`design/flow/run.sh`:
```
#!/bin/bash
# the make line also repeats each setting of config.mk as NAME=value (left out here)
make -C /OpenROAD-flow-scripts/flow DESIGN_CONFIG=/design/flow/config.mk WORK_HOME=/design/flow/orfs CLKGATE_MAP_FILE= finish
```
`design/flow/config.mk`:
```
export PLATFORM = sky130hd
export DESIGN_NAME = SystolicCore
export DESIGN_NICKNAME = SystolicCore
export VERILOG_FILES = /design/flow/design.v
export SDC_FILE = /design/flow/constraint.sdc
export NUM_CORES = 4
export LEC_CHECK = 0
export ABC_AREA = 1
export CAP_MARGIN = 20
export CELL_PAD_IN_SITES_GLOBAL_PLACEMENT = 0
export CORE_ASPECT_RATIO = 0.53
export CORE_MARGIN = 2
export CORE_UTILIZATION = 72
export CTS_CLUSTER_SIZE = 75
export PLACE_DENSITY_LB_ADDON = 0.11
export SETUP_SLACK_MARGIN = 1.94
export SLEW_MARGIN = 20
export TNS_END_PERCENT = 85
```
`design/flow/constraint.sdc`:
```
create_clock -name core_clock -period 6.62 [get_ports {clk}]
set_input_delay 1.3240 -clock core_clock [delete_from_list [all_inputs] [get_ports {clk}]]
set_output_delay 1.3240 -clock core_clock [all_outputs]
set_load 0.01 [all_outputs]
```
`design/flow/design.v`:
```
`timescale 1ns / 1ps
module PEv3(
    clk,
    rst, 
    in_en,
    data_horz,
    data_obli,
    data_vert,
    active,
    A,
    B,
    C,
    D,
    E,
    H,
    horz_out,
    obli_out,
    bypass_en,
    opsum
    );
    parameter iWIDTH = 16;
    parameter oWIDTH = 16;
    localparam M_WIDTH = oWIDTH;
    localparam A_WIDTH = oWIDTH;
    input clk, rst, active, in_en, A, B, C, D, E, H;
    input [iWIDTH-1:0] data_horz, data_obli;
    input [A_WIDTH-1:0] data_vert;
    output logic [A_WIDTH-1:0] opsum;
    output logic [iWIDTH-1:0] horz_out, obli_out;
    output logic bypass_en;
    logic [iWIDTH-1:0] data_a_reg;
    always@(posedge clk) begin
        if (rst == 0) begin
            data_a_reg <= 0;
        end
        else if (A_mux && in_en) begin
            data_a_reg <= data_horz;
        end
        else begin
            data_a_reg <= 0;
        end
    end
    logic [iWIDTH-1:0] data_b_reg;
    always@(posedge clk) begin
        if (rst == 0) begin
            data_b_reg <= 0;
        end
        else if (B_mux && in_en) begin
            data_b_reg <= (H_mux)? data_vert[iWIDTH-1:0]: data_obli;
        end 
        else begin
            data_b_reg <= 0;
        end
    end
    reg [M_WIDTH-1:0] m_reg;
    always@(posedge clk) begin
        if (rst == 0) begin
            m_reg <= 0;
        end
        else begin
            m_reg <= data_a_reg * data_b_reg;
        end
    end
    logic [A_WIDTH-1:0] a_wire;
    always@(m_reg or psum_mux) begin
        a_wire <= m_reg + psum_mux;
    end
    reg [A_WIDTH-1:0] psum_reg;
    always@(posedge clk) begin
        if (rst == 0) begin
            psum_reg <= 0;
        end
        else begin
            psum_reg <= a_wire;
        end
    end
    logic [A_WIDTH-1:0] psum_mux;
    always@(psum_reg or C_mux) begin
        if (C_mux == 1) begin
            psum_mux <= psum_reg;
        end
        else begin
            psum_mux <= 0;
        end
    end
    logic [A_WIDTH-1:0] opsum_mux;
    always@(a_wire or data_vert_mux or D_mux) begin
        if (D_mux == 1) begin
            opsum_mux <= a_wire;
        end
        else begin
            opsum_mux <= data_vert_mux;
        end
    end
    always@(posedge clk) begin
        if (rst == 0) begin
            opsum <= 0;
        end
        else begin
         opsum <= opsum_mux;
        end
    end
    logic [A_WIDTH-1:0] data_vert_mux;
    always@(data_vert or E_mux) begin
        if (E_mux == 1) begin
            data_vert_mux <= data_vert;
        end
        else begin
            data_vert_mux <= 0;
        end
    end
    wire A_mux;
    assign A_mux = (active)? A:0;
    wire B_mux;
    assign B_mux = (active)? B:0;
    wire C_mux;
    assign C_mux = (active)? C:0;
    wire D_mux;
    assign D_mux = (active)? D:0;
    wire E_mux;
    assign E_mux = E;
    wire H_mux;
    assign H_mux = (active)? H:0;
    assign horz_out = data_a_reg;
    assign obli_out = data_b_reg;
    always@(posedge clk) begin
        bypass_en <= in_en;
    end
endmodule
`timescale 1ns / 1ps
module ACv2(
    clk,
    rst,
    ipsum,
    bn_param_in_en,
    bn_param_in,
    config_bits,
    in_en,
    F,
    data_out,
    data_out_en,
    bn_param_out,
    bn_param_out_en
    );
    parameter IN_WIDTH = 32;  
    parameter ACC_WIDTH = 35;  
    parameter BN_SCALE_WIDTH = 16;
    parameter BN_SHIFT_WIDTH = 16;
    localparam BN_PARAM_WIDTH = BN_SCALE_WIDTH + BN_SHIFT_WIDTH;  
    input logic clk, rst, in_en, F, bn_param_in_en;
    input [2:0] config_bits;
    input logic [IN_WIDTH-1:0] ipsum;
    input [BN_PARAM_WIDTH-1:0] bn_param_in;
    output [ACC_WIDTH-1:0] data_out;
    output logic [BN_PARAM_WIDTH-1:0] bn_param_out;
    output logic bn_param_out_en, data_out_en;
    logic [IN_WIDTH-1:0] ipsum_reg;
    always@(posedge clk) begin
        if (~rst) begin
            ipsum_reg <= 0;
        end
        else if (in_en) begin
            ipsum_reg <= ipsum;
        end
        else begin
            ipsum_reg <= 0;
        end
    end
    logic [ACC_WIDTH-1:0] add_node;
    logic [ACC_WIDTH-1:0] psum_reg;
    always@(posedge clk) begin
        if (~rst) begin
            psum_reg <= 0;
        end
        else begin
            psum_reg <= add_node;
        end
    end
    logic in_en_dly;
    always@(posedge clk) begin
        in_en_dly <= in_en;
    end
    logic [ACC_WIDTH-1:0] psum_mux;
    assign psum_mux = (config_bits[2] & in_en_dly)? psum_reg:0;
    assign add_node = ipsum_reg + psum_mux;
    logic [BN_PARAM_WIDTH-1:0] bn_param_reg;
    always@(posedge clk) begin
        if (~rst) begin
            bn_param_reg <= 0;
        end
        else if (bn_param_in_en) begin
            bn_param_reg <= bn_param_in;
        end
    end
    logic [BN_SCALE_WIDTH-1:0] bn_scale;
    assign bn_scale = bn_param_reg[BN_PARAM_WIDTH-1:BN_PARAM_WIDTH-BN_SCALE_WIDTH];
    logic [BN_SHIFT_WIDTH-1:0] bn_shift;
    assign bn_shift = bn_param_reg[BN_SCALE_WIDTH-1:0];
    logic [BN_SCALE_WIDTH+ACC_WIDTH-1:0] bn_scale_node;
    assign bn_scale_node = add_node * bn_scale;
    logic [BN_SCALE_WIDTH+ACC_WIDTH:0] be_shift_node;
    assign be_shift_node = bn_scale_node + bn_shift;
    logic [BN_SCALE_WIDTH+ACC_WIDTH:0] bn_mux;
    assign bn_mux = (config_bits[0])? be_shift_node: add_node;
    logic [BN_SCALE_WIDTH+ACC_WIDTH:0] relu_node;
    assign relu_node = ($signed(bn_mux) > $signed(0))? bn_mux: 0;
    logic [BN_SCALE_WIDTH+ACC_WIDTH:0] relu_mux;
    assign relu_mux = (config_bits[1])? relu_node: bn_mux;
    assign data_out = relu_mux;
    assign data_out_en = F;
    always@(posedge clk) begin
        bn_param_out_en <= bn_param_in_en;
    end
    always@(posedge clk) begin
        bn_param_out <= bn_param_in;
    end
endmodule
`timescale 1ns / 1ps
module SystolicBank_v2(
	clk,
	rst,
	in_en,
	conv_mm,
	isac,
	isrelu,
	isbn,
	active_1,
	active_2,
	active_3,
	data_in_horz_1,
	data_in_horz_2,
	data_in_horz_3,
	data_in_obli_1,
	data_in_obli_2,
	data_in_obli_3,
	data_in_obli_4,
	data_in_obli_5,
	data_in_obli_6,
	bn_param_in,
	bn_param_in_en,
	A_1,
	A_2,
	A_3,
	A_4,
	B_1,
	B_2,
	B_3,
	B_4,
	C_1,
	C_2,
	C_3,
	C_4,
	D_1,
	D_2,
	D_3,
	D_4,
	E_1,
	E_2,
	E_3,
	E_4,
	F_1,
	F_2,
	F_3,
	F_4,
	G_1,
	G_2,
	G_3,
	G_4,
	H_1,
	H_2,
	H_3,
	H_4,
	dout_en_1,
	dout_en_2,
	dout_en_3,
	dout_en_4,
	dout_1,
	dout_2,
	dout_3,
	dout_4
);
	parameter nCols = 4;
	parameter nRows = 3;
	parameter iWidth = 8;
	parameter oWidth = 8;
	localparam MODE_CONV = 0; localparam MODE_MM = 1;
	input clk, rst, in_en, conv_mm, isac, isrelu, isbn;
	input active_1;
	input active_2;
	input active_3;
	input [7:0] data_in_horz_1;
	input [7:0] data_in_horz_2;
	input [7:0] data_in_horz_3;
	input [7:0] data_in_obli_1;
	input [7:0] data_in_obli_2;
	input [7:0] data_in_obli_3;
	input [7:0] data_in_obli_4;
	input [7:0] data_in_obli_5;
	input [7:0] data_in_obli_6;
	input [15:0] bn_param_in;
	input bn_param_in_en;
	input A_1;
	input A_2;
	input A_3;
	input A_4;
	input B_1;
	input B_2;
	input B_3;
	input B_4;
	input C_1;
	input C_2;
	input C_3;
	input C_4;
	input D_1;
	input D_2;
	input D_3;
	input D_4;
	input E_1;
	input E_2;
	input E_3;
	input E_4;
	input F_1;
	input F_2;
	input F_3;
	input F_4;
	input G_1;
	input G_2;
	input G_3;
	input G_4;
	input H_1;
	input H_2;
	input H_3;
	input H_4;
	output [7:0] dout_1;
	output [7:0] dout_2;
	output [7:0] dout_3;
	output [7:0] dout_4;
	output dout_en_1;
	output dout_en_2;
	output dout_en_3;
	output dout_en_4;
	logic bypass_en_1_0;
	logic bypass_en_1_1;
	logic bypass_en_1_2;
	logic bypass_en_1_3;
	logic bypass_en_1_4;
	logic bypass_en_2_0;
	logic bypass_en_2_1;
	logic bypass_en_2_2;
	logic bypass_en_2_3;
	logic bypass_en_2_4;
	logic bypass_en_3_0;
	logic bypass_en_3_1;
	logic bypass_en_3_2;
	logic bypass_en_3_3;
	logic bypass_en_3_4;
	logic [7:0] data_in_vert_1_1;
	logic [7:0] data_in_vert_1_2;
	logic [7:0] data_in_vert_1_3;
	logic [7:0] data_in_vert_1_4;
	logic [7:0] data_in_vert_2_1;
	logic [7:0] data_in_vert_2_2;
	logic [7:0] data_in_vert_2_3;
	logic [7:0] data_in_vert_2_4;
	logic [7:0] data_in_vert_3_1;
	logic [7:0] data_in_vert_3_2;
	logic [7:0] data_in_vert_3_3;
	logic [7:0] data_in_vert_3_4;
	logic [7:0] data_in_vert_4_1;
	logic [7:0] data_in_vert_4_2;
	logic [7:0] data_in_vert_4_3;
	logic [7:0] data_in_vert_4_4;
	logic [7:0] data_in_horz_1_0;
	logic [7:0] data_in_horz_1_1;
	logic [7:0] data_in_horz_1_2;
	logic [7:0] data_in_horz_1_3;
	logic [7:0] data_in_horz_1_4;
	logic [7:0] data_in_horz_2_0;
	logic [7:0] data_in_horz_2_1;
	logic [7:0] data_in_horz_2_2;
	logic [7:0] data_in_horz_2_3;
	logic [7:0] data_in_horz_2_4;
	logic [7:0] data_in_horz_3_0;
	logic [7:0] data_in_horz_3_1;
	logic [7:0] data_in_horz_3_2;
	logic [7:0] data_in_horz_3_3;
	logic [7:0] data_in_horz_3_4;
	logic [7:0] data_in_horz_4_0;
	logic [7:0] data_in_horz_4_1;
	logic [7:0] data_in_horz_4_2;
	logic [7:0] data_in_horz_4_3;
	logic [7:0] data_in_horz_4_4;
	logic [7:0] data_in_obli_1_0;
	logic [7:0] data_in_obli_1_1;
	logic [7:0] data_in_obli_1_2;
	logic [7:0] data_in_obli_1_3;
	logic [7:0] data_in_obli_1_4;
	logic [7:0] data_in_obli_2_0;
	logic [7:0] data_in_obli_2_1;
	logic [7:0] data_in_obli_2_2;
	logic [7:0] data_in_obli_2_3;
	logic [7:0] data_in_obli_2_4;
	logic [7:0] data_in_obli_3_0;
	logic [7:0] data_in_obli_3_1;
	logic [7:0] data_in_obli_3_2;
	logic [7:0] data_in_obli_3_3;
	logic [7:0] data_in_obli_3_4;
	logic [7:0] data_in_obli_4_0;
	logic [7:0] data_in_obli_4_1;
	logic [7:0] data_in_obli_4_2;
	logic [7:0] data_in_obli_4_3;
	logic [7:0] data_in_obli_4_4;
	logic [15:0] bn_param_out_1;
	logic [15:0] bn_param_out_2;
	logic [15:0] bn_param_out_3;
	logic [15:0] bn_param_out_4;
	logic bn_param_out_en_1;
	logic bn_param_out_en_2;
	logic bn_param_out_en_3;
	logic bn_param_out_en_4;
	assign data_in_vert_4_1 = (conv_mm == MODE_CONV)? 0: data_in_obli_3;
	assign data_in_vert_4_2 = (conv_mm == MODE_CONV)? 0: data_in_obli_4;
	assign data_in_vert_4_3 = (conv_mm == MODE_CONV)? 0: data_in_obli_5;
	assign data_in_vert_4_4 = (conv_mm == MODE_CONV)? 0: data_in_obli_6;
	assign bypass_en_1_0 = in_en;
	assign bypass_en_2_0 = in_en;
	assign bypass_en_3_0 = in_en;
	assign data_in_horz_1_0 = data_in_horz_1;
	assign data_in_horz_2_0 = data_in_horz_2;
	assign data_in_horz_3_0 = data_in_horz_3;
	assign data_in_obli_2_0 = (conv_mm == MODE_CONV)? data_in_obli_1: 0;
	assign data_in_obli_3_0 = (conv_mm == MODE_CONV)? data_in_obli_2: 0;
	assign data_in_obli_4_0 = (conv_mm == MODE_CONV)? data_in_obli_3: 0;
	assign data_in_obli_4_1 = (conv_mm == MODE_CONV)? data_in_obli_4: 0;
	assign data_in_obli_4_2 = (conv_mm == MODE_CONV)? data_in_obli_5: 0;
	assign data_in_obli_4_3 = (conv_mm == MODE_CONV)? data_in_obli_6: 0;
	PEv3 # (.iWIDTH(iWidth), .oWIDTH(oWidth)) p_1_1(.clk(clk), .rst(rst), .in_en(bypass_en_1_0), .data_vert(data_in_vert_2_1), .active(active_1), .data_horz(data_in_horz_1_0), .data_obli(data_in_obli_2_0), .A(A_1), .B(B_1), .C(C_1), .D(D_1), .E(E_1), .H(H_1), .horz_out(data_in_horz_1_1), .obli_out(data_in_obli_1_1), .bypass_en(bypass_en_1_1), .opsum(data_in_vert_1_1));
	PEv3 # (.iWIDTH(iWidth), .oWIDTH(oWidth)) p_1_2(.clk(clk), .rst(rst), .in_en(bypass_en_1_1), .data_vert(data_in_vert_2_2), .active(active_1), .data_horz(data_in_horz_1_1), .data_obli(data_in_obli_2_1), .A(A_2), .B(B_2), .C(C_2), .D(D_2), .E(E_2), .H(H_2), .horz_out(data_in_horz_1_2), .obli_out(data_in_obli_1_2), .bypass_en(bypass_en_1_2), .opsum(data_in_vert_1_2));
	PEv3 # (.iWIDTH(iWidth), .oWIDTH(oWidth)) p_1_3(.clk(clk), .rst(rst), .in_en(bypass_en_1_2), .data_vert(data_in_vert_2_3), .active(active_1), .data_horz(data_in_horz_1_2), .data_obli(data_in_obli_2_2), .A(A_3), .B(B_3), .C(C_3), .D(D_3), .E(E_3), .H(H_3), .horz_out(data_in_horz_1_3), .obli_out(data_in_obli_1_3), .bypass_en(bypass_en_1_3), .opsum(data_in_vert_1_3));
	PEv3 # (.iWIDTH(iWidth), .oWIDTH(oWidth)) p_1_4(.clk(clk), .rst(rst), .in_en(bypass_en_1_3), .data_vert(data_in_vert_2_4), .active(active_1), .data_horz(data_in_horz_1_3), .data_obli(data_in_obli_2_3), .A(A_4), .B(B_4), .C(C_4), .D(D_4), .E(E_4), .H(H_4), .horz_out(data_in_horz_1_4), .obli_out(data_in_obli_1_4), .bypass_en(bypass_en_1_4), .opsum(data_in_vert_1_4));
	PEv3 # (.iWIDTH(iWidth), .oWIDTH(oWidth)) p_2_1(.clk(clk), .rst(rst), .in_en(bypass_en_2_0), .data_vert(data_in_vert_3_1), .active(active_2), .data_horz(data_in_horz_2_0), .data_obli(data_in_obli_3_0), .A(A_1), .B(B_1), .C(C_1), .D(D_1), .E(E_1), .H(H_1), .horz_out(data_in_horz_2_1), .obli_out(data_in_obli_2_1), .bypass_en(bypass_en_2_1), .opsum(data_in_vert_2_1));
	PEv3 # (.iWIDTH(iWidth), .oWIDTH(oWidth)) p_2_2(.clk(clk), .rst(rst), .in_en(bypass_en_2_1), .data_vert(data_in_vert_3_2), .active(active_2), .data_horz(data_in_horz_2_1), .data_obli(data_in_obli_3_1), .A(A_2), .B(B_2), .C(C_2), .D(D_2), .E(E_2), .H(H_2), .horz_out(data_in_horz_2_2), .obli_out(data_in_obli_2_2), .bypass_en(bypass_en_2_2), .opsum(data_in_vert_2_2));
	PEv3 # (.iWIDTH(iWidth), .oWIDTH(oWidth)) p_2_3(.clk(clk), .rst(rst), .in_en(bypass_en_2_2), .data_vert(data_in_vert_3_3), .active(active_2), .data_horz(data_in_horz_2_2), .data_obli(data_in_obli_3_2), .A(A_3), .B(B_3), .C(C_3), .D(D_3), .E(E_3), .H(H_3), .horz_out(data_in_horz_2_3), .obli_out(data_in_obli_2_3), .bypass_en(bypass_en_2_3), .opsum(data_in_vert_2_3));
	PEv3 # (.iWIDTH(iWidth), .oWIDTH(oWidth)) p_2_4(.clk(clk), .rst(rst), .in_en(bypass_en_2_3), .data_vert(data_in_vert_3_4), .active(active_2), .data_horz(data_in_horz_2_3), .data_obli(data_in_obli_3_3), .A(A_4), .B(B_4), .C(C_4), .D(D_4), .E(E_4), .H(H_4), .horz_out(data_in_horz_2_4), .obli_out(data_in_obli_2_4), .bypass_en(bypass_en_2_4), .opsum(data_in_vert_2_4));
	PEv3 # (.iWIDTH(iWidth), .oWIDTH(oWidth)) p_3_1(.clk(clk), .rst(rst), .in_en(bypass_en_3_0), .data_vert(data_in_vert_4_1), .active(active_3), .data_horz(data_in_horz_3_0), .data_obli(data_in_obli_4_0), .A(A_1), .B(B_1), .C(C_1), .D(D_1), .E(E_1), .H(H_1), .horz_out(data_in_horz_3_1), .obli_out(data_in_obli_3_1), .bypass_en(bypass_en_3_1), .opsum(data_in_vert_3_1));
	PEv3 # (.iWIDTH(iWidth), .oWIDTH(oWidth)) p_3_2(.clk(clk), .rst(rst), .in_en(bypass_en_3_1), .data_vert(data_in_vert_4_2), .active(active_3), .data_horz(data_in_horz_3_1), .data_obli(data_in_obli_4_1), .A(A_2), .B(B_2), .C(C_2), .D(D_2), .E(E_2), .H(H_2), .horz_out(data_in_horz_3_2), .obli_out(data_in_obli_3_2), .bypass_en(bypass_en_3_2), .opsum(data_in_vert_3_2));
	PEv3 # (.iWIDTH(iWidth), .oWIDTH(oWidth)) p_3_3(.clk(clk), .rst(rst), .in_en(bypass_en_3_2), .data_vert(data_in_vert_4_3), .active(active_3), .data_horz(data_in_horz_3_2), .data_obli(data_in_obli_4_2), .A(A_3), .B(B_3), .C(C_3), .D(D_3), .E(E_3), .H(H_3), .horz_out(data_in_horz_3_3), .obli_out(data_in_obli_3_3), .bypass_en(bypass_en_3_3), .opsum(data_in_vert_3_3));
	PEv3 # (.iWIDTH(iWidth), .oWIDTH(oWidth)) p_3_4(.clk(clk), .rst(rst), .in_en(bypass_en_3_3), .data_vert(data_in_vert_4_4), .active(active_3), .data_horz(data_in_horz_3_3), .data_obli(data_in_obli_4_3), .A(A_4), .B(B_4), .C(C_4), .D(D_4), .E(E_4), .H(H_4), .horz_out(data_in_horz_3_4), .obli_out(data_in_obli_3_4), .bypass_en(bypass_en_3_4), .opsum(data_in_vert_3_4));
	ACv2 # (.IN_WIDTH(oWidth), .ACC_WIDTH(oWidth), .BN_SCALE_WIDTH(oWidth), .BN_SHIFT_WIDTH(oWidth)) ac_1(.clk(clk), .rst(rst), .config_bits({isac, isrelu, isbn}), .in_en(G_1), .ipsum(data_in_vert_1_1), .F(F_1), .bn_param_in_en(bn_param_in_en), .bn_param_in(bn_param_in), .bn_param_out(bn_param_out_1), .bn_param_out_en(bn_param_out_en_1), .data_out_en(dout_en_1), .data_out(dout_1));
	ACv2 # (.IN_WIDTH(oWidth), .ACC_WIDTH(oWidth), .BN_SCALE_WIDTH(oWidth), .BN_SHIFT_WIDTH(oWidth)) ac_2(.clk(clk), .rst(rst), .config_bits({isac, isrelu, isbn}), .in_en(G_2), .ipsum(data_in_vert_1_2), .F(F_2), .bn_param_in_en(bn_param_out_en_1), .bn_param_in(bn_param_out_1), .bn_param_out(bn_param_out_2), .bn_param_out_en(bn_param_out_en_2), .data_out_en(dout_en_2), .data_out(dout_2));
	ACv2 # (.IN_WIDTH(oWidth), .ACC_WIDTH(oWidth), .BN_SCALE_WIDTH(oWidth), .BN_SHIFT_WIDTH(oWidth)) ac_3(.clk(clk), .rst(rst), .config_bits({isac, isrelu, isbn}), .in_en(G_3), .ipsum(data_in_vert_1_3), .F(F_3), .bn_param_in_en(bn_param_out_en_2), .bn_param_in(bn_param_out_2), .bn_param_out(bn_param_out_3), .bn_param_out_en(bn_param_out_en_3), .data_out_en(dout_en_3), .data_out(dout_3));
	ACv2 # (.IN_WIDTH(oWidth), .ACC_WIDTH(oWidth), .BN_SCALE_WIDTH(oWidth), .BN_SHIFT_WIDTH(oWidth)) ac_4(.clk(clk), .rst(rst), .config_bits({isac, isrelu, isbn}), .in_en(G_4), .ipsum(data_in_vert_1_4), .F(F_4), .bn_param_in_en(bn_param_out_en_3), .bn_param_in(bn_param_out_3), .bn_param_out(bn_param_out_4), .bn_param_out_en(bn_param_out_en_4), .data_out_en(dout_en_4), .data_out(dout_4));
endmodule
`timescale 1ns / 1ps
module DFSMv2(
    clk,
    rst,
    start,
    config_bits,
    in_en,
    start_out,
    in_en_bypass,
    A, B, C, D, E, F, G, H
    );
    parameter MAX_nPERIOD = 8;
    parameter MAX_nLMAC = 3*512*8;
    parameter MAX_nSHFT = 192;
    localparam CONF_REG_LEN = $clog2(MAX_nPERIOD) + $clog2(MAX_nLMAC) + $clog2(MAX_nSHFT);
    localparam MAC_CNT_WIDTH = (MAX_nLMAC > MAX_nSHFT)? MAX_nLMAC:MAX_nSHFT;
    input clk, rst, start, in_en;
    input [CONF_REG_LEN:0] config_bits;
    output logic start_out, in_en_bypass, A, B, C, D, E, F, G, H;
    localparam S0 = 0; localparam S1 = 1; localparam S2 = 2; localparam S0p = 3;
    localparam mdCONV = 0; localparam mdMM = 1;
    logic mode;
    assign mode = config_bits[CONF_REG_LEN];
    logic [$clog2(MAX_nPERIOD)-1:0] config_nPeriod;
    assign config_nPeriod = config_bits[CONF_REG_LEN-1:CONF_REG_LEN-$clog2(MAX_nPERIOD)];
    logic [$clog2(MAX_nLMAC)-1:0] config_nLMAC;
    assign config_nLMAC = config_bits[CONF_REG_LEN-$clog2(MAX_nPERIOD)-1:CONF_REG_LEN-$clog2(MAX_nPERIOD)-$clog2(MAX_nLMAC)];
    logic [$clog2(MAX_nSHFT)-1:0] config_nSHFT;
    assign config_nSHFT = config_bits[CONF_REG_LEN-$clog2(MAX_nPERIOD)-$clog2(MAX_nLMAC)-1:0];
    reg [1:0] state;
    always@(posedge clk) begin
        if (rst == 0) begin
            state <= S0;
        end
        else begin
            case (state)
                S0: begin
                        if (start) begin
                            state <= S0p;
                        end
                    end
                S0p: begin
                        if (in_en) begin
                            state <= S1;
                        end
                     end
                S1: begin
                        if (!(mac_count < config_nLMAC-1)) begin
                            state <= S2;
                        end 
                        else begin
                            if (~in_en) begin
                                state <= S0p;
                            end
                        end
                    end
                S2: begin
                        if (!(mac_count < config_nSHFT-1)) begin
                            if (period_count < config_nPeriod-1) begin
                                state <= (in_en)? S1:S0p;
                            end
                            else begin
                                state <= S0;
                            end
                        end
                    end
            endcase
        end
    end
    reg [$clog2(MAC_CNT_WIDTH)-1:0] mac_count;
    always@(posedge clk) begin
        if (~rst) begin
            mac_count <= 0;
        end
        else begin
            if (state == S1) begin
                if (mac_count < config_nLMAC-1) begin
                    mac_count <= mac_count + 1;
                end
                else begin
                    mac_count <= 0;
                end
            end
            else if (state == S2) begin
                if (mac_count < config_nSHFT-1) begin
                    mac_count <= mac_count + 1;
                end
                else begin
                    mac_count <= 0;
                end
            end
            else if (state == S0p) begin
                mac_count <= mac_count;
            end
            else begin
                mac_count <= 0;
            end
        end
    end
    reg [$clog2(MAX_nPERIOD)-1:0] period_count;
    always@(posedge clk) begin
        if (rst == 0) begin
            period_count <= 0;
        end
        else if (state == S0) begin
            period_count <= 0;
        end
        else if (state == S2 && (!(mac_count == MAX_nSHFT-1))) begin
            if (period_count < config_nPeriod-1) begin
                period_count <= period_count + 1;
            end
            else begin
                period_count <= 0;
            end
        end
    end
    always@(state) begin
        if (state == S1) begin
            A = 1;
        end
        else begin
            A = 0;
        end
    end
    always@(state) begin
        if (state == S1 || state == S0p) begin
            B = 1;
        end
        else begin
            B = 0;
        end
    end
    always@(posedge clk) begin
        if (state == S1 || state == S0p) begin
            C <= 1;
        end
        else begin
            C <= 0;
        end
    end
    always@(posedge clk) begin
        if (state == S1) begin
            D <= 1;
        end
        else begin
            D <= 0;
        end
    end
    always@(posedge clk) begin
        if (state == S2) begin
            E <= 1;
        end
        else begin
            E <= 0;
        end
    end
    reg [MAX_nSHFT-1:0] F_dly;
    always@(posedge clk) begin
        if (rst == 0) begin
            F_dly <= 0;
        end
        else if (state == S2 && mac_count == 0) begin
            F_dly <= {F_dly[MAX_nSHFT-2:0], 1'b1};
        end
        else begin
            F_dly <= {F_dly[MAX_nSHFT-2:0], 1'b0};
        end
    end
    always@(posedge clk) begin
        if (rst == 0) begin
            F <= 0;
        end
        else begin
            F <= F_dly[config_nSHFT-1];
        end
    end
    always@(posedge clk) begin
        G <= (state == S2)? 1:0;
    end
    always@(posedge clk) begin
        H <= (mode == mdMM && state == S1)? 1: 0;
    end
    always@(posedge clk) begin
        in_en_bypass <= in_en;
    end
    always@(posedge clk) begin
        start_out <= start;
    end
endmodule
`timescale 1ns / 1ps
module DFSMv3(
    clk,
    rst,
    start,
    config_bits,
    all_data_rdy,
    in_en,
    start_out,
    in_en_bypass,
    data_preread,
    A, B, C, D, E, F, G, H
    );
    parameter MAX_nPERIOD = 8;
    parameter MAX_nLMAC = 3*512*8;
    parameter MAX_nSHFT = 192;
    localparam CONF_REG_LEN = $clog2(MAX_nPERIOD) + $clog2(MAX_nLMAC) + $clog2(MAX_nSHFT);
    localparam MAC_CNT_WIDTH = (MAX_nLMAC > MAX_nSHFT)? MAX_nLMAC:MAX_nSHFT;
    input clk, rst, start, all_data_rdy, in_en;
    input [CONF_REG_LEN:0] config_bits;
    output logic start_out, in_en_bypass, data_preread, A, B, C, D, E, F, G, H;
    localparam S0 = 0; localparam S1 = 1; localparam S2 = 2; localparam S0p = 3;
    localparam mdCONV = 0; localparam mdMM = 1;
    logic mode;
    assign mode = config_bits[CONF_REG_LEN];
    logic [$clog2(MAX_nPERIOD)-1:0] config_nPeriod;
    assign config_nPeriod = config_bits[CONF_REG_LEN-1:CONF_REG_LEN-$clog2(MAX_nPERIOD)];
    logic [$clog2(MAX_nLMAC)-1:0] config_nLMAC;
    assign config_nLMAC = config_bits[CONF_REG_LEN-$clog2(MAX_nPERIOD)-1:CONF_REG_LEN-$clog2(MAX_nPERIOD)-$clog2(MAX_nLMAC)];
    logic [$clog2(MAX_nSHFT)-1:0] config_nSHFT;
    assign config_nSHFT = config_bits[CONF_REG_LEN-$clog2(MAX_nPERIOD)-$clog2(MAX_nLMAC)-1:0];
    reg [1:0] state;
    always@(posedge clk) begin
        if (rst == 0) begin
            state <= S0;
        end
        else begin
            case (state)
                S0: begin
                        if (start) begin
                            state <= S0p;
                        end
                    end
                S0p: begin
                        if (all_data_rdy) begin
                            state <= S1;
                        end
                     end
                S1: begin
                        if (!(mac_count < config_nLMAC-1)) begin
                            state <= S2;
                        end 
                        else begin
                            if (~all_data_rdy) begin
                                state <= S0p;
                            end
                        end
                    end
                S2: begin
                        if (!(mac_count < config_nSHFT-1)) begin
                            if (period_count < config_nPeriod-1) begin
                                state <= (all_data_rdy)? S1:S0p;
                            end
                            else begin
                                state <= S0;
                            end
                        end
                    end
            endcase
        end
    end
    reg [$clog2(MAC_CNT_WIDTH)-1:0] mac_count;
    always@(posedge clk) begin
        if (~rst) begin
            mac_count <= 0;
        end
        else begin
            if (state == S1) begin
                if (mac_count < config_nLMAC-1) begin
                    mac_count <= mac_count + 1;
                end
                else begin
                    mac_count <= 0;
                end
            end
            else if (state == S2) begin
                if (mac_count < config_nSHFT-1) begin
                    mac_count <= mac_count + 1;
                end
                else begin
                    mac_count <= 0;
                end
            end
            else if (state == S0p) begin
                mac_count <= mac_count;
            end
            else begin
                mac_count <= 0;
            end
        end
    end
    reg [$clog2(MAX_nPERIOD)-1:0] period_count;
    always@(posedge clk) begin
        if (rst == 0) begin
            period_count <= 0;
        end
        else if (state == S0) begin
            period_count <= 0;
        end
        else if (state == S2 && (!(mac_count == MAX_nSHFT-1))) begin
            if (period_count < config_nPeriod-1) begin
                period_count <= period_count + 1;
            end
            else begin
                period_count <= 0;
            end
        end
    end
    logic A_dly;
    always@(posedge clk) begin
        if (state == S1) begin
            A_dly <= 1;
        end
        else begin
            A_dly <= 0;
        end
    end
    always@(posedge clk) begin
        A <= A_dly;
    end
    logic B_dly;
    always@(posedge clk) begin
        if (state == S1 || state == S0p) begin
            B_dly <= 1;
        end
        else begin
            B_dly <= 0;
        end
    end
    always@(posedge clk) begin
        B <= B_dly;
    end
    logic [1:0] C_dly;
    always@(posedge clk) begin
        if (state == S1 || state == S0p) begin
            C_dly <= {C_dly[0], 1'b1};
        end
        else begin
            C_dly <= {C_dly[0], 1'b0};
        end
    end
    always@(posedge clk) begin
        C <= C_dly[1];
    end
    logic [2:0] D_dly;
    always@(posedge clk) begin
        if (state == S1) begin
            D_dly <= {D_dly[1:0], 1'b1};
        end
        else begin
            D_dly <= {D_dly[1:0], 1'b0};
        end
    end
    always@(posedge clk) begin
        D <= D_dly[2];
    end
    logic [1:0] E_dly;
    always@(posedge clk) begin
        E_dly <= (state == S2)? {E_dly[0], 1'b1} : {E_dly[0], 1'b0}; 
    end
    always@(posedge clk) begin
        E <= E_dly[1];
    end
    reg [MAX_nSHFT+1:0] F_dly;
    always@(posedge clk) begin
        if (rst == 0) begin
            F_dly <= 0;
        end
        else if (state == S2 && mac_count == 0) begin
            F_dly <= {F_dly[MAX_nSHFT:0], 1'b1};
        end
        else begin
            F_dly <= {F_dly[MAX_nSHFT:0], 1'b0};
        end
    end
    always@(posedge clk) begin
        if (rst == 0) begin
            F <= 0;
        end
        else begin
            F <= F_dly[config_nSHFT+1];
        end
    end
    logic [1:0] G_dly;
    always@(posedge clk) begin
        G_dly <= (state == S2)? {G_dly[0], 1'b1}:{G_dly[0], 1'b0};
    end
    always@(posedge clk) begin
        G <= G_dly[1];
    end
    logic [1:0] H_dly;
    always@(posedge clk) begin
        H_dly <= (mode == mdMM && state == S1)? {H_dly[0], 1'b1}: {H_dly[0], 1'b0};
    end
    always@(posedge clk) begin
        H <= H_dly[1];
    end
    always@(posedge clk) begin
        in_en_bypass <= in_en;
    end
    always@(posedge clk) begin
        start_out <= start;
    end
    assign data_preread = (state == S1)? 1: 0;
endmodule
module SystolicCore(
	input clk,
	input rst,
	input start,
	input mode_conv_mm,
	input isac,
	input isrelu,
	input isbn,
	input [22:0] dfsm_config,
	input all_data_rdy,
	input pe_config_1_1,
	input pe_config_1_2,
	input pe_config_1_3,
	input pe_config_2_1,
	input pe_config_2_2,
	input pe_config_2_3,
	input [7:0] data_horz_1_1,
	input [7:0] data_horz_1_2,
	input [7:0] data_horz_1_3,
	input [7:0] data_horz_2_1,
	input [7:0] data_horz_2_2,
	input [7:0] data_horz_2_3,
	input [7:0] data_obli_1,
	input [7:0] data_obli_2,
	input [7:0] data_obli_3,
	input [7:0] data_obli_4,
	input [7:0] data_obli_5,
	input [7:0] data_obli_6,
	input [15:0] data_bn_1,
	input [15:0] data_bn_2,
	input data_bn_en,
	output data_preread,
	output [7:0] dout_1_1,
	output [7:0] dout_1_2,
	output [7:0] dout_1_3,
	output [7:0] dout_1_4,
	output [7:0] dout_2_1,
	output [7:0] dout_2_2,
	output [7:0] dout_2_3,
	output [7:0] dout_2_4,
	output dout_en_1_1,
	output dout_en_1_2,
	output dout_en_1_3,
	output dout_en_1_4,
	output dout_en_2_1,
	output dout_en_2_2,
	output dout_en_2_3,
	output dout_en_2_4
);
	parameter nCols = 4;
	parameter nRows = 3;
	parameter iWidth = 8;
	parameter oWidth = 8;
	parameter DFSM_MAX_nPERIOD = 512;
	parameter DFSM_MAX_nLMAC = 3072;
	parameter DFSM_MAX_nSHFT = 3;
	logic A_1, A_2, A_3, A_4;
	logic B_1, B_2, B_3, B_4;
	logic C_1, C_2, C_3, C_4;
	logic D_1, D_2, D_3, D_4;
	logic E_1, E_2, E_3, E_4;
	logic F_1, F_2, F_3, F_4;
	logic G_1, G_2, G_3, G_4;
	logic H_1, H_2, H_3, H_4;
	logic dfsm_data_en_1, dfsm_data_en_2, dfsm_data_en_3, dfsm_data_en_4;
	logic start_bypass_1, start_bypass_2, start_bypass_3, start_bypass_4;
	logic array_data_en;
	always@(posedge clk) begin
		if (~rst) begin
			array_data_en <= 0;
		end
		else begin
			array_data_en <= data_preread;
		end
	end
	SystolicBank_v2 # (.iWidth(iWidth), .oWidth(oWidth), .nRows(nRows), .nCols(nCols)) bank_1(.clk(clk), .rst(rst), .in_en(array_data_en), .conv_mm(mode_conv_mm), .isac(isac), .isrelu(isrelu), .isbn(isbn), .bn_param_in_en(data_bn_en), .bn_param_in(data_bn_1), .active_1(pe_config_1_1), .active_2(pe_config_1_2), .active_3(pe_config_1_3), .data_in_horz_1(data_horz_1_1), .data_in_horz_2(data_horz_1_2), .data_in_horz_3(data_horz_1_3), .data_in_obli_1(data_obli_1), .data_in_obli_2(data_obli_2), .data_in_obli_3(data_obli_3), .data_in_obli_4(data_obli_4), .data_in_obli_5(data_obli_5), .data_in_obli_6(data_obli_6), .A_1(A_1), .A_2(A_2), .A_3(A_3), .A_4(A_4), .B_1(B_1), .B_2(B_2), .B_3(B_3), .B_4(B_4), .C_1(C_1), .C_2(C_2), .C_3(C_3), .C_4(C_4), .D_1(D_1), .D_2(D_2), .D_3(D_3), .D_4(D_4), .E_1(E_1), .E_2(E_2), .E_3(E_3), .E_4(E_4), .F_1(F_1), .F_2(F_2), .F_3(F_3), .F_4(F_4), .G_1(G_1), .G_2(G_2), .G_3(G_3), .G_4(G_4), .H_1(H_1), .H_2(H_2), .H_3(H_3), .H_4(H_4), .dout_en_1(dout_en_1_1), .dout_en_2(dout_en_1_2), .dout_en_3(dout_en_1_3), .dout_en_4(dout_en_1_4), .dout_1(dout_1_1), .dout_2(dout_1_2), .dout_3(dout_1_3), .dout_4(dout_1_4));
	SystolicBank_v2 # (.iWidth(iWidth), .oWidth(oWidth), .nRows(nRows), .nCols(nCols)) bank_2(.clk(clk), .rst(rst), .in_en(array_data_en), .conv_mm(mode_conv_mm), .isac(isac), .isrelu(isrelu), .isbn(isbn), .bn_param_in_en(data_bn_en), .bn_param_in(data_bn_2), .active_1(pe_config_2_1), .active_2(pe_config_2_2), .active_3(pe_config_2_3), .data_in_horz_1(data_horz_2_1), .data_in_horz_2(data_horz_2_2), .data_in_horz_3(data_horz_2_3), .data_in_obli_1(data_obli_1), .data_in_obli_2(data_obli_2), .data_in_obli_3(data_obli_3), .data_in_obli_4(data_obli_4), .data_in_obli_5(data_obli_5), .data_in_obli_6(data_obli_6), .A_1(A_1), .A_2(A_2), .A_3(A_3), .A_4(A_4), .B_1(B_1), .B_2(B_2), .B_3(B_3), .B_4(B_4), .C_1(C_1), .C_2(C_2), .C_3(C_3), .C_4(C_4), .D_1(D_1), .D_2(D_2), .D_3(D_3), .D_4(D_4), .E_1(E_1), .E_2(E_2), .E_3(E_3), .E_4(E_4), .F_1(F_1), .F_2(F_2), .F_3(F_3), .F_4(F_4), .G_1(G_1), .G_2(G_2), .G_3(G_3), .G_4(G_4), .H_1(H_1), .H_2(H_2), .H_3(H_3), .H_4(H_4), .dout_en_1(dout_en_2_1), .dout_en_2(dout_en_2_2), .dout_en_3(dout_en_2_3), .dout_en_4(dout_en_2_4), .dout_1(dout_2_1), .dout_2(dout_2_2), .dout_3(dout_2_3), .dout_4(dout_2_4));
	DFSMv3 # (.MAX_nPERIOD(DFSM_MAX_nPERIOD), .MAX_nLMAC(DFSM_MAX_nLMAC), .MAX_nSHFT(DFSM_MAX_nSHFT)) fsm_1(.clk(clk), .rst(rst), .config_bits({mode_conv_mm, dfsm_config}), .all_data_rdy(all_data_rdy), .in_en(array_data_en), .start(start), .data_preread(data_preread), .in_en_bypass(dfsm_data_en_1), .start_out(start_bypass_1), .A(A_1), .B(B_1), .C(C_1), .D(D_1), .E(E_1), .F(F_1), .G(G_1), .H(H_1));
	DFSMv2 # (.MAX_nPERIOD(DFSM_MAX_nPERIOD), .MAX_nLMAC(DFSM_MAX_nLMAC), .MAX_nSHFT(DFSM_MAX_nSHFT)) fsm_2(.clk(clk), .rst(rst), .config_bits({mode_conv_mm, dfsm_config}), .in_en(dfsm_data_en_1), .start(start_bypass_1), .in_en_bypass(dfsm_data_en_2), .start_out(start_bypass_2), .A(A_2), .B(B_2), .C(C_2), .D(D_2), .E(E_2), .F(F_2), .G(G_2), .H(H_2));
	DFSMv2 # (.MAX_nPERIOD(DFSM_MAX_nPERIOD), .MAX_nLMAC(DFSM_MAX_nLMAC), .MAX_nSHFT(DFSM_MAX_nSHFT)) fsm_3(.clk(clk), .rst(rst), .config_bits({mode_conv_mm, dfsm_config}), .in_en(dfsm_data_en_2), .start(start_bypass_2), .in_en_bypass(dfsm_data_en_3), .start_out(start_bypass_3), .A(A_3), .B(B_3), .C(C_3), .D(D_3), .E(E_3), .F(F_3), .G(G_3), .H(H_3));
	DFSMv2 # (.MAX_nPERIOD(DFSM_MAX_nPERIOD), .MAX_nLMAC(DFSM_MAX_nLMAC), .MAX_nSHFT(DFSM_MAX_nSHFT)) fsm_4(.clk(clk), .rst(rst), .config_bits({mode_conv_mm, dfsm_config}), .in_en(dfsm_data_en_3), .start(start_bypass_3), .in_en_bypass(dfsm_data_en_4), .start_out(start_bypass_4), .A(A_4), .B(B_4), .C(C_4), .D(D_4), .E(E_4), .F(F_4), .G(G_4), .H(H_4));
endmodule
```
==> flow_summary.ini, run 1 <==
; yosys + openroad results
[global_route]
grt-ovfl-total = 0
grt.busiest_layer = met2
grt_use_total_pct = 44.2
grt_first_pass_wirelength_microns = 517000
grt_use_met3_pct = 16.3
grt_max_degree = 131
grtUsageMet1_pct = 61.0
grtUsageMet2_pct = 63.9
antenna_found_initial = 27
grt_pass1_vias = 95800

[synthesis]
synth_warnings = 5
edf_count = 0
area_leaders = dfxtp_1, fa_1, ha_1, inv_1, nand2_1
netlist_area_sq_um = 105000
simple_gate_share_pct = 20.7
syn_inst = 14300
synthTopCellsByCount = inv_1, nand2_1, dfxtp_1, nor2_1, ha_1
syn_nets = 16200
logic_family = adder cells
top_area_cell = dfxtp_1
yosys_area_sq_um = 105000
synthArstFlopShare_pct = 0
synthDistinctLibCells = 54
top_cell = inv_1
syn_area_per_cell_sq_um = 7.33
yosysSeqAreaShare_pct = 28.1
yosysCellCount = 14300
top_cell_area_share_pct = 28.1
xor_area_share_pct = 4.74
adder_share_pct = 25.6
compound_area_share_pct = 6.53
ys.flop_type = dfxtp_1
ys.flops = 1469
mux_share_pct = 0.689

[detailed_routing]
vias = 98600
firstDrtPassIters = 9
final_antenna_net_count = 0
drc = 0
finalWirelength_microns = 348000
vias_per_cell = 5.80
post_drt_wl_per_cell_microns = 20.4
drt_iter0_drc = 14000

[worst_hold_path]
whs_path_depth = 0
hold_class = reg2reg
hold_end = fsm_1.H
hp-start = fsm_1.H_dly[1]

[die]
core-area_sq_um = 144000
rows = 101
fp_util_pct = 72.8
pin_count = 239
die_y_microns = 282
die_width_microns = 528
chipArea_sq_um = 149000

[clock_network]
insertion_delay_ns = 0.82
cts.clk_slew.worst_paths_ns = 0.07
numCtsBuffers = 142
cts-root-buf = clkbuf_16
cts_tree = yes
clockBufferDepth = 4
clock_sinks = 1469
hold_buffers = 0
htree_levels = 4

[timing]
setup_slack_ns = -1.90
drv_slew = 0
grt_setup_unrepaired = true
finalCritPeriodShare_pct = 129
fin_skew_ns = 0.0601
whs_ns = 0.324
fmax_mhz = 117
hold_violations = 0
setup_tns_ns = -110.60
finalSetupViolations = 64
final.min_clock_period_ns = 8.52
tightest_slew_ns = 1.23
maxSlewHeadroom_pct = 17.8

[critical_path]
arrival_ns = 7.19
slowest_delay_ns = 0.64
cp-startpoint = isac
critPathSlowestCell = fa_1
rr_startpoint = bank_1.p_2_1.data_a_reg[1]
critPathMaxFanout = 6
cp.required_ns = 5.30
rrSetupSlack_ns = 2.11
critPathTopFamily = adder cells
cp_num_buf_inv = 9
crit_cells = 34
crit_path_end_kind = output port
reg2reg_to = bank_1.p_2_1.m_reg[7]
endpoint = dout_2_1[5]
critPathLaunchType = input pin
worstSetupPathType = in2out
reg2reg_depth = 18

[placed_design]
finalWeightedCongestion = 1.06
dpl.hpwl_microns = 254000
port_buffers = 238
placed_area_sq_um = 114000

[pwr]
peakVddDrop_mv = 0.197
seq_power_share_pct = 47.9
leakage_nw = 64.9
power_leader = registers
clk-power_mw = 8.53
internal_power_mw = 14.2
combPwrFrac_pct = 7.3
pg_seq_mw = 9.10
switching_share_pct = 25.4
p_comb_mw = 1.38
power_frac_clock_pct = 44.9
p_sw_mw = 4.82
power.density_nw_per_um2 = 154

[cells_and_area]
syn2layout_area_growth_pct = 17.7
fin_util_pct = 85.7
finalInstanceArea_sq_um = 123000
nNetsFinal = 16900

[run_status]
failed_checks = setup timing
outcome = failed layout checks

[run]
maxCapViolCount = 0
warnings = 63
-- timing repair --
| action | in CTS | in global routing |
|---|---|---|
| setup buffers | 109 | 70 |
| pin swaps | 106 | 359 |
| endpoints found under the hold margin | 0 | 0 |
| gates resized | 408 | 691 |
| cloned | 3 | 1 |
| setup endpoints to repair | 64 | 65 |
-- per-layer routing --
metal  up-vias  share of wire (%)  routed length, microns
li1      44400                  -                       -
met1     45900                 39                  135000
met2      6944                 41                  142000
met3      1439                 16                   56100
met4        16                4.3                   15100
met5         -              0.078                     271
-- per-stage QoR --
stage | setup slack, ns | cells | power, mW
after global placement | -2.43 | 16600 | 10.4
after detailed placement | -2.58 | 16600 | 10.5
after floorplan | -0.652 | 14300 | 9.88
after CTS | -1.58 | 16900 | 18.7
final | -1.90 | 17000 | 19.0
after global routing | -1.98 | 17000 | 19.3
-- cell type report --
class | instances | area [sq um]
clock buffer | 186 | 4010
sequential | 1469 | 29400
tap | 1905 | 2380
multi-input combinational | 9043 | 65700
clock inverter | 56 | 689
timing repair buffer | 922 | 8020
fill | 8013 | 20500
antenna | 20 | 50.0
inverter | 3407 | 12900
==> run 2: changes to the inputs <==
- ABC_AREA: 1 -> default
- CELL_PAD_IN_SITES_GLOBAL_PLACEMENT: 0 -> default
- CORE_ASPECT_RATIO: 0.53 -> default
- CORE_UTILIZATION: 72 -> 70
- CTS_CLUSTER_SIZE: 75 -> 14
- PLACE_DENSITY_LB_ADDON: 0.11 -> default
- SETUP_SLACK_MARGIN: 1.94 -> default
- TNS_END_PERCENT: 85 -> default
- clock period: 6.62 -> 4.21 ns (I/O delays scaled with it)
==> run 2 against run 1 <==
Net effect: still fails the layout checks on setup timing; register-to-register slack got worse by 1.7 ns; global-route usage fell by 6.4 points; clock-buffer cell count rose by 12; synthesized cell count fell by 25%; clock skew fell by 0.033 ns; sequential share of layout area rose by 2.0 points; critical path depth fell by 7; cell count fell by 21%; flip-flop count did not move; non-clock buffer count rose by 31; synthesized area fell by 7.4%; via count fell by 21%.
==> flow_summary.ini, run 2 <==
; yosys + openroad results
[run_status]
outcome = failed layout checks
failed_checks = setup timing

[clock_network]
cts.clk_slew.worst_paths_ns = 0.06
hold_buffers = 0
clockBufferDepth = 3
cts_tree = yes
htree_levels = 4
cts-root-buf = clkbuf_16
insertion_delay_ns = 0.80
numCtsBuffers = 157
clock_sinks = 1469

[detailed_routing]
vias_per_cell = 5.80
finalWirelength_microns = 270000
firstDrtPassIters = 6
drt_iter0_drc = 5971
vias = 77600
drc = 0
final_antenna_net_count = 0
post_drt_wl_per_cell_microns = 20.1

[worst_hold_path]
hold_end = fsm_1.H_dly[1]
hold_class = reg2reg
whs_path_depth = 0
hp-start = fsm_1.H_dly[0]

[synthesis]
top_cell_area_share_pct = 30.3
syn_nets = 12600
top_area_cell = dfxtp_1
yosys_area_sq_um = 96900
synthArstFlopShare_pct = 0
mux_share_pct = 1.85
area_leaders = dfxtp_1, fa_1, ha_1, and2_1, inv_1
synthDistinctLibCells = 82
ys.flops = 1469
yosysSeqAreaShare_pct = 30.3
compound_area_share_pct = 6.99
logic_family = adder cells
edf_count = 0
simple_gate_share_pct = 20.7
xor_area_share_pct = 6.51
top_cell = dfxtp_1
synth_warnings = 5
adder_share_pct = 27.7
netlist_area_sq_um = 96900
syn_area_per_cell_sq_um = 9.09
ys.flop_type = dfxtp_1
synthTopCellsByCount = dfxtp_1, and2_1, inv_1, ha_1, nand2_1
syn_inst = 10700
yosysCellCount = 10700

[critical_path]
critPathTopFamily = adder cells
slowest_delay_ns = 0.50
reg2reg_to = bank_2.p_3_2.m_reg[7]
arrival_ns = 7.09
critPathMaxFanout = 6
critPathSlowestCell = fa_1
cp.required_ns = 3.37
critPathLaunchType = flip-flop
cp_common_cell = fa_1
cp_num_buf_inv = 6
reg2reg_depth = 12
rr_startpoint = bank_2.p_3_2.data_b_reg[4]
endpoint = dout_2_3[4]
worstSetupPathType = reg2out
crit_cells = 27
rrSetupSlack_ns = 0.44
cp-startpoint = bank_2.ac_3.in_en_dly
crit_path_end_kind = output port

[placed_design]
place_ws_ns = -4.11
dpl.hpwl_microns = 203000
port_buffers = 238
placed_area_sq_um = 106000
finalWeightedCongestion = 0.967

[global_route]
grt_use_total_pct = 37.8
grt_use_met3_pct = 5.48
grt_max_degree = 134
grtUsageMet1_pct = 47.3
grt.busiest_layer = met2
grt-ovfl-total = 0
grt_pass1_vias = 80600
grtUsageMet2_pct = 63.0
grt_first_pass_wirelength_microns = 425000
antenna_found_initial = 18

[cells_and_area]
nNetsFinal = 13400
syn2layout_area_growth_pct = 17.2
finalInstanceArea_sq_um = 114000
fillCellCount = 8444

[pwr]
peakVddDrop_mv = 0.363
power.total_mw = 30.2
combPwrFrac_pct = 5.4
internal_power_mw = 23.1
seq_power_share_pct = 47.1
power.density_nw_per_um2 = 266
pg_seq_mw = 14.2
power_frac_clock_pct = 47.5
p_sw_mw = 7.11
clk-power_mw = 14.4
leakage_nw = 55.9
p_comb_mw = 1.64
switching_share_pct = 23.5
power_leader = clock

[timing]
final.min_clock_period_ns = 7.93
fmax_mhz = 126
grt_setup_unrepaired = true
setup_tns_ns = -218.87
hold_violations = 0
drv_slew = 0
tightest_slew_ns = 1.09
finalCritPeriodShare_pct = 188
whs_ns = 0.325
fin_skew_ns = 0.0275
finalSetupViolations = 64
setup_slack_ns = -3.72
maxSlewHeadroom_pct = 27.3

[die]
core-area_sq_um = 137000
rows = 136
chipArea_sq_um = 141000
die_y_microns = 376
fp_util_pct = 70.5
pin_count = 239
die_width_microns = 376

[run]
maxCapViolCount = 0
warnings = 59
## run 2: timing repair
action	CTS	global route
endpoints found under the setup margin	64	64
buffers inserted	64	46
cloned	2	3
resized	435	159
pin swaps	194	183
hold endpoints to repair	0	0
## run 2: area by class of cell
| type | count | area, sq um | area share, % |
|---|---|---|---|
| clock buffer | 198 | 4330 | 3.81 |
| clock inverter | 87 | 1010 | 0.893 |
| inverter | 1210 | 4550 | 4.00 |
| tap | 1794 | 2240 | 1.98 |
| antenna | 12 | 30.0 | 0.0264 |
| multi-input combinational | 7665 | 63800 | 56.2 |
| sequential | 1469 | 29400 | 25.9 |
| timing repair buffer | 953 | 8200 | 7.22 |
## run 2: metal layers
| metal | vias up | routed length [microns] |
|---|---|---|
| met3 | 846 | 19500 |
| met5 | - | 91 |
| met2 | 3144 | 127000 |
| met4 | 14 | 16800 |
| met1 | 37700 | 106000 |
| li1 | 35900 | - |
## run 2: metrics by stage
stage	util (%)	std cells
2_1_floorplan	-	10700
6_report	82.6	13400
3_5_place_dp	77.2	13000
3_3_place_gp	77.2	13000
4_1_cts	81.9	13300
5_1_grt	82.6	13400
==> run 3: changes to the inputs <==
- CELL_PAD_IN_SITES_DETAIL_PLACEMENT: default -> 1
- CELL_PAD_IN_SITES_GLOBAL_PLACEMENT: default -> 1
- CORE_MARGIN: 2 -> 5
- CORE_UTILIZATION: 70 -> 56
- CTS_CLUSTER_DIAMETER: default -> 253
- CTS_CLUSTER_SIZE: 14 -> 18
- TNS_END_PERCENT: default -> 85
- clock period: 4.21 -> 6.99 ns (I/O delays scaled with it)
==> run 3 against run 2 <==
Net effect: still fails the layout checks on setup timing; clock-buffer cell count down 106; die area increased by 28%; via count down 1.7%; global-route usage decreased by 5.2 points; clock power decreased by 63%; flip-flop count is the same; power shrank 51%; combinational power fell by 45%; first-iteration DRC count down 33%; worst hold slack gained 0.0025 ns; critical path depth up 1; highest routed layer unchanged.
==> flow_summary.ini, run 3 <==
; yosys + openroad results
[timing]
fmax_mhz = 111
final.min_clock_period_ns = 9.02
fin_skew_ns = 0.0415
whs_ns = 0.327
finalCritPeriodShare_pct = 129
hold_violations = 0
maxSlewHeadroom_pct = 24.8
setup_tns_ns = -107.35
grt_setup_unrepaired = true
drv_slew = 0
finalSetupViolations = 64
setup_slack_ns = -2.03
tightest_slew_ns = 1.13

[critical_path]
cp-startpoint = isac
crit_cells = 28
arrival_ns = 7.62
worstSetupPathType = in2out
critPathLaunchType = input pin
slowest_delay_ns = 0.54
critPathTopFamily = adder cells
cp.required_ns = 5.59
crit_path_end_kind = output port
endpoint = dout_2_3[4]
cp_num_buf_inv = 7
reg2reg_depth = 12
critPathSlowestCell = fa_2
rrSetupSlack_ns = 3.10
rr_startpoint = bank_1.p_2_1.data_a_reg[1]
reg2reg_to = bank_1.p_2_1.m_reg[7]
critPathMaxFanout = 5

[die]
rows = 152
pin_count = 239
fp_util_pct = 56.4
die_y_microns = 426
chipArea_sq_um = 182000
die_width_microns = 426
core-area_sq_um = 172000

[detailed_routing]
vias = 76300
finalWirelength_microns = 303000
post_drt_wl_per_cell_microns = 22.4
vias_per_cell = 5.64
final_antenna_net_count = 0
drc = 0
drt_iter0_drc = 4021
firstDrtPassIters = 8

[synthesis]
yosysSeqAreaShare_pct = 30.3
top_cell = dfxtp_1
compound_area_share_pct = 6.99
syn_nets = 12600
yosys_area_sq_um = 96900
adder_share_pct = 27.7
ys.flop_type = dfxtp_1
top_area_cell = dfxtp_1
top_cell_area_share_pct = 30.3
synth_warnings = 5
ys.flops = 1469
edf_count = 0
area_leaders = dfxtp_1, fa_1, ha_1, and2_1, inv_1
synthDistinctLibCells = 82
logic_family = adder cells
xor_area_share_pct = 6.51
synthArstFlopShare_pct = 0
mux_share_pct = 1.85
syn_area_per_cell_sq_um = 9.09
syn_inst = 10700
netlist_area_sq_um = 96900
synthTopCellsByCount = dfxtp_1, and2_1, inv_1, ha_1, nand2_1
yosysCellCount = 10700
simple_gate_share_pct = 20.7

[pwr]
power.density_nw_per_um2 = 135
power_leader = registers
p_comb_mw = 0.909
internal_power_mw = 11.2
power.total_mw = 14.8
p_sw_mw = 3.66
peakVddDrop_mv = 0.166
leakage_nw = 53.4
pg_seq_mw = 8.58
clk-power_mw = 5.33
seq_power_share_pct = 57.9
combPwrFrac_pct = 6.1
power_frac_clock_pct = 36.0
switching_share_pct = 24.7

[clock_network]
cts_tree = yes
hold_buffers = 0
clockBufferDepth = 3
insertion_delay_ns = 0.74
cts-root-buf = clkbuf_16
htree_levels = 3
cts.clk_slew.worst_paths_ns = 0.08
clock_sinks = 1469
numCtsBuffers = 91

[cells_and_area]
stdcell_count = 13500
fin_util_pct = 63.6
fillCellCount = 19600
nNetsFinal = 13100
syn2layout_area_growth_pct = 12.9

[placed_design]
port_buffers = 238
dpl.cell_count = 13300
finalWeightedCongestion = 0.927
dpl.hpwl_microns = 235000

[run_status]
outcome = failed layout checks
failed_checks = setup timing

[global_route]
antenna_found_initial = 19
grt_pass1_vias = 84800
grt_use_total_pct = 32.6
grt_first_pass_wirelength_microns = 471000
grt-ovfl-total = 0
grt_max_degree = 113

[worst_hold_path]
hp-start = fsm_1.H_dly[1]
hold_end = fsm_1.H
hold_class = reg2reg
whs_path_depth = 0

[run]
warnings = 59
maxCapViolCount = 0
run 3: per-layer routing:
metal  share of wire (%)  routed length (microns)  vias up  GRT usage [%]
met4                 5.0                    15200        6           13.2
met3                 4.0                    12200      678           3.56
li1                    -                        -    35200              -
met2                  50                   151000     1796           58.3
met1                  41                   125000    38600           40.2
met5               0.011                       33        -              0
run 3: per-stage QoR:
stage | worst slack (ns) | area, sq um
floorplan | -1.57 | 98000
global placement | -2.31 | 106000
detailed placement | -2.52 | 106000
CTS | -2.04 | 108000
global route | -2.26 | 109000
finish | -2.03 | 109000
run 3: cell type report:
cell class              instances  area, sq um  area share [%]
inverters                    1210         4550            4.16
clock buffers                  92         2300            2.10
well taps                    2310         2890            2.64
flip-flops and latches       1469        29400            26.9
clock inverters                 5         77.6          0.0709
diodes                         11         27.5          0.0252
repair buffers                761         6490            5.93
multi-input cells            7665        63700            58.2
run 3: repair_timing:
action                     in CTS  in global routing
cloned                          0                  1
setup endpoints to repair      64                 64
pin swaps                      82                141
buffers inserted               37                 35
gates resized                 319                198
==> run 4: changes to the inputs <==
- CAP_MARGIN: 20 -> 30
- CELL_PAD_IN_SITES_DETAIL_PLACEMENT: 1 -> default
- CELL_PAD_IN_SITES_GLOBAL_PLACEMENT: 1 -> default
- CORE_ASPECT_RATIO: default -> 1.01
- CORE_MARGIN: 5 -> 2
- CORE_UTILIZATION: 56 -> 26
- CTS_CLUSTER_DIAMETER: 253 -> default
- CTS_CLUSTER_SIZE: 18 -> default
- GPL_ROUTABILITY_DRIVEN: default -> 0
- HOLD_SLACK_MARGIN: default -> 0.15
- MAX_ROUTING_LAYER: default -> met5
- PLACE_DENSITY_LB_ADDON: default -> 0.02
- SETUP_SLACK_MARGIN: default -> 2.07
- TNS_END_PERCENT: 85 -> default
- clock period: 6.99 -> 10.5 ns (I/O delays scaled with it)
==> run 4 against run 3 <==
Net effect: now clean on timing, DRC and antenna; synthesized cell count stayed put; clock skew is 0.0077 ns higher; power is 7.9% lower; critical path depth stayed put; critical path type unchanged; die area is 110% higher; flip-flop count stayed put; global-route usage is 15 points lower; wire length is 8.4% higher; final area is 6.2% higher.
==> flow_summary.ini, run 4 <==
; yosys + openroad results
[critical_path]
arrival_ns = 8.15
cp_num_buf_inv = 8
crit_path_end_kind = output port
cp.required_ns = 8.40
endpoint = dout_2_3[3]
reg2reg_to = bank_1.p_2_1.m_reg[7]
rr_startpoint = bank_1.p_2_1.data_a_reg[1]
critPathTopFamily = adder cells
critPathSlowestCell = fa_1
slowest_delay_ns = 0.54
worstSetupPathType = in2out
cp_common_cell = fa_1
critPathLaunchType = input pin
rrSetupSlack_ns = 6.47
crit_cells = 28
reg2reg_depth = 12
critPathMaxFanout = 8
cp-startpoint = isac

[clock_network]
numCtsBuffers = 196
cts_tree = yes
cts-root-buf = clkbuf_16
insertion_delay_ns = 0.88
clock_sinks = 1469
clockBufferDepth = 4
htree_levels = 4
cts.clk_slew.worst_paths_ns = 0.05

[timing]
finalSetupViolations = 0
maxSlewHeadroom_pct = 12.0
fmax_mhz = 97.6
final.min_clock_period_ns = 10.25
tightest_slew_ns = 1.32
finalCritPeriodShare_pct = 97.6
fin_skew_ns = 0.0491
drv_slew = 0
hold_violations = 0
grt_setup_unrepaired = true

[die]
core-area_sq_um = 372000
fp_util_pct = 26.1
die_y_microns = 618
chipArea_sq_um = 378000
pin_count = 239
rows = 225
die_width_microns = 612

[pwr]
power_frac_clock_pct = 53.6
power.total_mw = 13.7
peakVddDrop_mv = 0.0992
seq_power_share_pct = 41.9
pg_seq_mw = 5.72
power_leader = clock
combPwrFrac_pct = 4.5
leakage_nw = 54.8
clk-power_mw = 7.32
internal_power_mw = 10.4
power.density_nw_per_um2 = 118
switching_share_pct = 24.0
p_comb_mw = 0.609
p_sw_mw = 3.28

[synthesis]
ys.flop_type = dfxtp_1
top_cell = dfxtp_1
synthArstFlopShare_pct = 0
yosysSeqAreaShare_pct = 30.3
mux_share_pct = 1.85
synthTopCellsByCount = dfxtp_1, and2_1, inv_1, ha_1, nand2_1
top_area_cell = dfxtp_1
syn_inst = 10700
yosys_area_sq_um = 96900
ys.flops = 1469
adder_share_pct = 27.7
netlist_area_sq_um = 96900
yosysCellCount = 10700
logic_family = adder cells
top_cell_area_share_pct = 30.3
synth_warnings = 5
simple_gate_share_pct = 20.7
compound_area_share_pct = 6.99
synthDistinctLibCells = 82
syn_area_per_cell_sq_um = 9.09
edf_count = 0
area_leaders = dfxtp_1, fa_1, ha_1, and2_1, inv_1
syn_nets = 12600
xor_area_share_pct = 6.51

[detailed_routing]
vias = 71500
drc = 0
finalWirelength_microns = 329000
firstDrtPassIters = 7
post_drt_wl_per_cell_microns = 20.3
vias_per_cell = 4.42
drt_iter0_drc = 3009
final_antenna_net_count = 0

[global_route]
grt_pass1_vias = 76400
antenna_found_initial = 29
grt_use_total_pct = 17.3
grt-ovfl-total = 0
grt_first_pass_wirelength_microns = 497000
grt_max_degree = 134

[placed_design]
dpl.cell_count = 15700
port_buffers = 238
dpl.hpwl_microns = 256000

[cells_and_area]
syn2layout_area_growth_pct = 19.9
stdcell_count = 16200
nNetsFinal = 13000

[worst_hold_path]
hold_class = reg2reg
hold_end = fsm_1.D_dly[1]
whs_path_depth = 0
hp-start = fsm_1.D_dly[0]

[run]
maxCapViolCount = 0
warnings = 56

[run_status]
outcome = finished clean
-- run 4: repair_timing --
item / CTS / global route
cloned: 1 / 1
endpoints found under the setup margin: 64 / 64
hold buffers: 0 / 0
setup buffers: 56 / 24
pin swaps: 192 / 159
gates resized: 371 / 144
-- run 4: area by class of cell --
class                           instances  area (sq um)
Antenna cell                            5          12.5
Clock buffer                          265          5620
Clock inverter                         95          1380
Fill cell                           39000        255000
Inverter                             1210          4550
Multi-Input combinational cell       7665         63800
Sequential cell                      1469         29400
Tap cell                             4880          6110
Timing Repair Buffer                  598          5300
-- run 4: metrics by stage --
step / setup slack [ns] / hold slack, ns / TNS [ns] / area, sq um / util, %
final: 0.254 / 0.324 / 0 / 116000 / 31.3
after global routing: -0.00411 / 0.329 / -0.00411 / 116000 / 31.3
after CTS: 0.293 / 0.327 / 0 / 115000 / 31.0
after detailed placement: -0.336 / 0.313 / -9.01 / 107000 / 28.9
after global placement: -0.285 / 0.316 / -6.88 / 107000 / 28.9
after floorplan: 0.532 / 0.310 / 0 / 98100 / -
-- run 4: routing by layer --
metal  track usage [%]  up-vias  wire [microns]
li1                  -    35300               -
met1              23.4    34900          156000
met2              29.5      941          155000
met3              2.10      339           10900
met4              3.64       16            7300
met5                 0        -             106
Power figures rest on the tool's default switching activity, not on a simulated workload.
